==> v3: inputs <==
==> flow/design.v (excerpt) <==
module sdram_logger (
    input         clk,           
    input         rst_n,         
    input  [23:0] timestamp,     
    input  [79:0] geig_data,     
    input  [79:0] mag_data,      
    input         next_byte,     
    input  [15:0] sdram_dq_in,   
    output [15:0] sdram_dq_out,  
    output        sdram_dq_oe,   
    output [12:0] sdram_a,
    output [1:0]  sdram_ba,
    output        sdram_clk_en,
    output        sdram_cke,
    output        sdram_cs,
    output        sdram_ras,
    output        sdram_cas,
    output        sdram_we,
    output        sdram_dqml,
    output        sdram_dqmu,
    output [7:0]  byte_out       
);
make LEC_CHECK=0 CAP_MARGIN=20 CELL_PAD_IN_SITES_GLOBAL_PLACEMENT=2 CORE_MARGIN=2 CORE_UTILIZATION=24 GPL_ROUTABILITY_DRIVEN=1 MAX_ROUTING_LAYER=met4 MIN_ROUTING_LAYER=met1 PLACE_DENSITY_LB_ADDON=0.15 SETUP_SLACK_MARGIN=2.74 SLEW_MARGIN=15 TNS_END_PERCENT=15 finish   # period 11.1 ns
run.sh (not shown) runs the stock make flow with config.mk's settings and CLKGATE_MAP_FILE=.
==> v31: changes against v3 <==
Settings changed: CELL_PAD_IN_SITES_GLOBAL_PLACEMENT 2 to unset, CORE_UTILIZATION 24 to 67, CTS_CLUSTER_DIAMETER set to 400, GPL_ROUTABILITY_DRIVEN 1 to unset, MAX_ROUTING_LAYER met4 to unset, MIN_ROUTING_LAYER met1 to unset, PLACE_DENSITY set to 0.39, PLACE_DENSITY_LB_ADDON 0.15 to unset, SETUP_SLACK_MARGIN 2.74 to unset, SLEW_MARGIN 15 to 20, TNS_END_PERCENT 15 to unset.
==> flow/constraint.sdc (replaced) <==
create_clock -name core_clock -period 7.29 [get_ports {clk}]
set_input_delay 1.4580 -clock core_clock [delete_from_list [all_inputs] [get_ports {clk}]]
set_output_delay 1.4580 -clock core_clock [all_outputs]
set_load 0.01 [all_outputs]
==> v21: changes against v3 <==
Settings changed: CELL_PAD_IN_SITES_GLOBAL_PLACEMENT 2 to unset, CORE_UTILIZATION 24 to 40, GPL_ROUTABILITY_DRIVEN 1 to unset, MAX_ROUTING_LAYER met4 to unset, MIN_ROUTING_LAYER met1 to unset, PLACE_DENSITY_LB_ADDON 0.15 to unset, SETUP_SLACK_MARGIN 2.74 to unset, SLEW_MARGIN 15 to 20, TNS_END_PERCENT 15 to unset.
==> flow/constraint.sdc (replaced) <==
create_clock -name core_clock -period 14.0 [get_ports {clk}]
set_input_delay 2.8000 -clock core_clock [delete_from_list [all_inputs] [get_ports {clk}]]
set_output_delay 2.8000 -clock core_clock [all_outputs]
set_load 0.01 [all_outputs]
==> comparison <==
v3 finished with timing, DRC and antenna clean. v21 ran to the end with no violations. v31 reached the layout checks and failed them: setup timing. Global-route usage: v31 > v21 > v3. The highest setup slack belongs to v21, the lowest to v31. Hold slack: v3 > v31 > v21. Between v3 and v21, the lower total power is in v21 (gap 35%, measured against v21).

==> inputs of garnet <==
sdram_logger again, from the RTL that the note above started with.
Settings: LEC_CHECK=0, CAP_MARGIN=20, CORE_MARGIN=7, CORE_UTILIZATION=64, PLACE_DENSITY_LB_ADDON=0.24, SETUP_SLACK_MARGIN=-1.9, SLEW_MARGIN=20; clock period 19.0 ns.
==> amber (differences from garnet) <==
==> flow/config.mk (replaced) <==
export PLATFORM = sky130hd
export DESIGN_NAME = sdram_logger
export DESIGN_NICKNAME = sdram_logger
export VERILOG_FILES = /design/flow/design.v
export SDC_FILE = /design/flow/constraint.sdc
export NUM_CORES = 4
export LEC_CHECK = 0
export CAP_MARGIN = 15
export CORE_MARGIN = 2
export CORE_UTILIZATION = 72
export CTS_CLUSTER_DIAMETER = 27
export CTS_CLUSTER_SIZE = 35
export HOLD_SLACK_MARGIN = -0.09
export SETUP_SLACK_MARGIN = 0.38
export SLEW_MARGIN = 20
export TNS_END_PERCENT = 100
==> flow/constraint.sdc (replaced) <==
create_clock -name core_clock -period 7.29 [get_ports {clk}]
set_input_delay 1.4580 -clock core_clock [delete_from_list [all_inputs] [get_ports {clk}]]
set_output_delay 1.4580 -clock core_clock [all_outputs]
set_load 0.01 [all_outputs]
==> comparison <==
amber finished but failed the layout checks on negative setup slack. garnet finished with timing, DRC and antenna clean.
Of garnet and amber, amber has the higher clock power (gap about 80%, measured against amber).
Global-route usage: garnet is lower than amber (20 points).
Sequential cell count is the same in garnet and amber.
Of amber and garnet, garnet has the higher hold slack (gap 1.3 ps).
Via count: garnet is lower than amber (18%).
Between garnet and amber, the lower sequential share of layout area is in amber (gap 4.5 points).
In sequential power, amber is at 2.6 times the value of garnet.
Of garnet and amber, amber has the higher core utilization (gap 18 points).
In garnet the routed wire length is lower than in amber, by about 30%.
Against garnet, the die size of amber is lower by 18%.
In amber the worst setup slack is lower than in garnet, by 2400 ps.

==> 11-10: inputs <==
sdram_logger again, from the RTL that the note above started with.
clock: 6.42 ns
lec_check: 0
abc_area: 0
cap_margin: 10
cell_pad_in_sites_detail_placement: 0
cell_pad_in_sites_global_placement: 0
core_aspect_ratio: 0.92
core_margin: 2
core_utilization: 69
cts_cluster_size: 37
gpl_routability_driven: 0
hold_slack_margin: 0.28
max_routing_layer: met5
slew_margin: 20
==> 01-06: changes against 11-10 <==
ABC_AREA = default   (was 0)
CAP_MARGIN = 20   (was 10)
CELL_PAD_IN_SITES_DETAIL_PLACEMENT = 2   (was 0)
CELL_PAD_IN_SITES_GLOBAL_PLACEMENT = default   (was 0)
CORE_ASPECT_RATIO = default   (was 0.92)
CORE_UTILIZATION = 40   (was 69)
CTS_CLUSTER_SIZE = default   (was 37)
HOLD_SLACK_MARGIN = default   (was 0.28)
MAX_ROUTING_LAYER = default   (was met5)
==> flow/constraint.sdc (replaced) <==
create_clock -name core_clock -period 14.0 [get_ports {clk}]
set_input_delay 2.8000 -clock core_clock [delete_from_list [all_inputs] [get_ports {clk}]]
set_output_delay 2.8000 -clock core_clock [all_outputs]
set_load 0.01 [all_outputs]
==> 06-11: changes against 11-10 <==
ABC_AREA = default   (was 0)
CAP_MARGIN = 20   (was 10)
CELL_PAD_IN_SITES_DETAIL_PLACEMENT = default   (was 0)
CELL_PAD_IN_SITES_GLOBAL_PLACEMENT = default   (was 0)
CORE_ASPECT_RATIO = default   (was 0.92)
CORE_UTILIZATION = 40   (was 69)
CTS_CLUSTER_SIZE = default   (was 37)
GPL_ROUTABILITY_DRIVEN = default   (was 0)
HOLD_SLACK_MARGIN = default   (was 0.28)
MAX_ROUTING_LAYER = default   (was met5)
==> flow/constraint.sdc (replaced) <==
create_clock -name core_clock -period 11.7 [get_ports {clk}]
set_input_delay 2.3400 -clock core_clock [delete_from_list [all_inputs] [get_ports {clk}]]
set_output_delay 2.3400 -clock core_clock [all_outputs]
set_load 0.01 [all_outputs]
==> summary of the runs <==
11-10 ran to the end with violations: setup timing. 01-06 finished with timing, DRC and antenna clean. 06-11 ran to the end with no violations.
Wire length, lowest first: 06-11, 11-10, 01-06.
The lowest non-clock buffer count belongs to 01-06, the highest to 11-10.
The lowest first-iteration DRC count belongs to 06-11, the highest to 11-10.
Between 01-06 and 11-10, the lower worst setup slack is in 11-10 (gap 740 ps).
Of 06-11 and 11-10, 06-11 has the higher clock-buffer cell count (gap 30).
The highest global-route usage belongs to 11-10, the lowest to 06-11.
The lowest via count belongs to 06-11, the highest to 01-06.
Against 11-10, the clock power of 06-11 is lower by about 40%.
Critical path depth: 06-11 is higher than 11-10 (1).

==> inputs of job 5008 <==
Starting RTL as in the previous note.
// sdram_logger
module sdram_logger (
    input         clk,           
    input         rst_n,         
    input  [23:0] timestamp,     
    input  [79:0] geig_data,     
    input  [79:0] mag_data,      
    input         next_byte,     
    input  [15:0] sdram_dq_in,   
    output [15:0] sdram_dq_out,  
    output        sdram_dq_oe,   
    output [12:0] sdram_a,
    output [1:0]  sdram_ba,
    output        sdram_clk_en,
    output        sdram_cke,
    output        sdram_cs,
    output        sdram_ras,
    output        sdram_cas,
    output        sdram_we,
    output        sdram_dqml,
    output        sdram_dqmu,
    output [7:0]  byte_out       
);
wire        sdram_status;
wire [15:0] data_read;
wire        next_read, next_write, read_cmd;
wire [15:0] mc_data_out;
wire [1:0]  mc_ba_out, mc_cmd_out;
wire [8:0]  mc_col_out;
wire [12:0] mc_row_out;
wire [1:0]  ba_read, ba_write;
wire [8:0]  col_read, col_write;
wire [12:0] row_read, row_write;
memory_controller memory_controller_0(
    .CLK_48MHZ    ( clk ),
    .RESET        ( rst_n ),
    .SDRAM_STATUS ( sdram_status ),
    .READ_CMD     ( read_cmd ),
    .GEIG_DATA    ( geig_data ),
    .MAG_DATA     ( mag_data ),
    .BA_READ      ( ba_read ),
    .COL_READ     ( col_read ),
    .ROW_READ     ( row_read ),
    .BA_WRITE     ( ba_write ),
    .COL_WRITE    ( col_write ),
    .ROW_WRITE    ( row_write ),
    .NEXT_READ    ( next_read ),
    .NEXT_WRITE   ( next_write ),
    .DATA_OUT     ( mc_data_out ),
    .BA_OUT       ( mc_ba_out ),
    .COL_OUT      ( mc_col_out ),
    .ROW_OUT      ( mc_row_out ),
    .CMD_OUT      ( mc_cmd_out )
);
read_address_traversal read_address_traversal_0(
    .CLK          ( clk ),
    .NEXT         ( next_read ),
    .RESET        ( rst_n ),
    .BA_READ_OUT  ( ba_read ),
    .ROW_READ_OUT ( row_read ),
    .COL_READ_OUT ( col_read )
);
write_address_traversal write_address_traversal_0(
    .CLK           ( clk ),
    .RESET         ( rst_n ),
    .NEXT          ( next_write ),
  ...
Settings: LEC_CHECK=0, ABC_AREA=1, CAP_MARGIN=5, CELL_PAD_IN_SITES_DETAIL_PLACEMENT=1, CELL_PAD_IN_SITES_GLOBAL_PLACEMENT=0, CORE_ASPECT_RATIO=1.21, CORE_MARGIN=5, CORE_UTILIZATION=40, CTS_CLUSTER_SIZE=87, GPL_ROUTABILITY_DRIVEN=0, MAX_ROUTING_LAYER=met4, MIN_ROUTING_LAYER=met1, PLACE_DENSITY=0.47, SETUP_SLACK_MARGIN=1.56, SLEW_MARGIN=10, TNS_END_PERCENT=5; clock period 7.76 ns.
==> job 2312 (differences from job 5008) <==
CELL_PAD_IN_SITES_DETAIL_PLACEMENT = unset   (was 1)
CELL_PAD_IN_SITES_GLOBAL_PLACEMENT = unset   (was 0)
CORE_ASPECT_RATIO = unset   (was 1.21)
CORE_MARGIN = 2   (was 5)
CTS_CLUSTER_DIAMETER = 289   (was unset)
CTS_CLUSTER_SIZE = 13   (was 87)
GPL_ROUTABILITY_DRIVEN = unset   (was 0)
MIN_ROUTING_LAYER = unset   (was met1)
PLACE_DENSITY = unset   (was 0.47)
SETUP_SLACK_MARGIN = unset   (was 1.56)
SLEW_MARGIN = 20   (was 10)
TNS_END_PERCENT = 40   (was 5)
==> flow/constraint.sdc (replaced) <==
create_clock -name core_clock -period 14.0 [get_ports {clk}]
set_input_delay 2.8000 -clock core_clock [delete_from_list [all_inputs] [get_ports {clk}]]
set_output_delay 2.8000 -clock core_clock [all_outputs]
set_load 0.01 [all_outputs]
==> job 7400 (differences from job 5008) <==
ABC_AREA = 0   (was 1)
CELL_PAD_IN_SITES_DETAIL_PLACEMENT = 0   (was 1)
CORE_ASPECT_RATIO = 0.92   (was 1.21)
CORE_MARGIN = 2   (was 5)
CORE_UTILIZATION = 68   (was 40)
GPL_ROUTABILITY_DRIVEN = 1   (was 0)
MAX_ROUTING_LAYER = met5   (was met4)
MIN_ROUTING_LAYER = unset   (was met1)
PLACE_DENSITY = unset   (was 0.47)
SETUP_SLACK_MARGIN = unset   (was 1.56)
SLEW_MARGIN = 20   (was 10)
TNS_END_PERCENT = unset   (was 5)
==> flow/constraint.sdc (replaced) <==
create_clock -name core_clock -period 5.9 [get_ports {clk}]
set_input_delay 1.1800 -clock core_clock [delete_from_list [all_inputs] [get_ports {clk}]]
set_output_delay 1.1800 -clock core_clock [all_outputs]
set_load 0.01 [all_outputs]
==> summary of the runs <==
- Job 5008 produced a clean layout. Job 7400 completed and failed the layout checks on setup timing. Job 2312 completed with no timing, DRC or antenna violations.
- The highest via count belongs to job 7400, the lowest to job 2312.
- The lowest critical path depth belongs to job 7400, the highest to job 5008.
- Power: job 7400 is larger than job 5008 (about 28%).
- Count of clock-buffer cells in the layout: job 5008 is higher than job 2312 (10).
- Against job 7400, the hold slack of job 2312 is higher by 0.0094 ns.
- The lowest combinational power belongs to job 2312, the highest to job 7400.
- Register-to-register slack: job 2312 is better than job 5008 (3.2 ns).
- Of job 7400 and job 2312, job 2312 has the higher die area (gap 40%, measured against job 2312).
==> figures <==
quantity                                                                         job 7400                          job 2312                 job 5008
Status                                                           finished with violations          timing/DRC/antenna clean  timing/DRC/antenna clean
Layout check failures                                                        setup timing                                 -                        -
Cell with the largest stage delay on the worst path                sky130_fd_sc_hd__or4_4  sky130_fd_sc_hd__clkdlybuf4s50_1  sky130_fd_sc_hd__nor4_4
Number of stages on the worst setup path                                               13                                20                       21
Number of buffers outside the clock class in the layout                               556                               285                      385
Synthesized-area fraction occupied by ao, oa, aoi and oai cells                     0.152                             0.112                    0.112
Data arrival time at the worst-slack endpoint                                     3.98 ns                           6.09 ns                  3.99 ns
Part of the power in registers                                                      0.467                             0.515                    0.451
Final total power                                                                 11.2 mW                           4.23 mW                  8.74 mW
Clock Skew                                                                      0.0615 ns                         0.0596 ns                0.0841 ns
Largest net degree at the start of global routing                                     130                                86                      126
Number of unique standard cell types used by synthesis                                 98                                73                       73
Die extent in y                                                                    217 um                            292 um                   327 um
Placement-stage worst setup slack                                                -1.62 ns                          0.739 ns                -0.825 ns
Number of logic inverters in the finished layout                                      128                               345                      346
Number of standard-cell rows in the floorplan                                          77                               105                      116
Worst EP required                                                                 3.40 ns                           7.45 ns                  4.33 ns
Met3 usage in global routing                                                        0.114                            0.0321                   0.0303
Power and IR drop assume default switching activity.
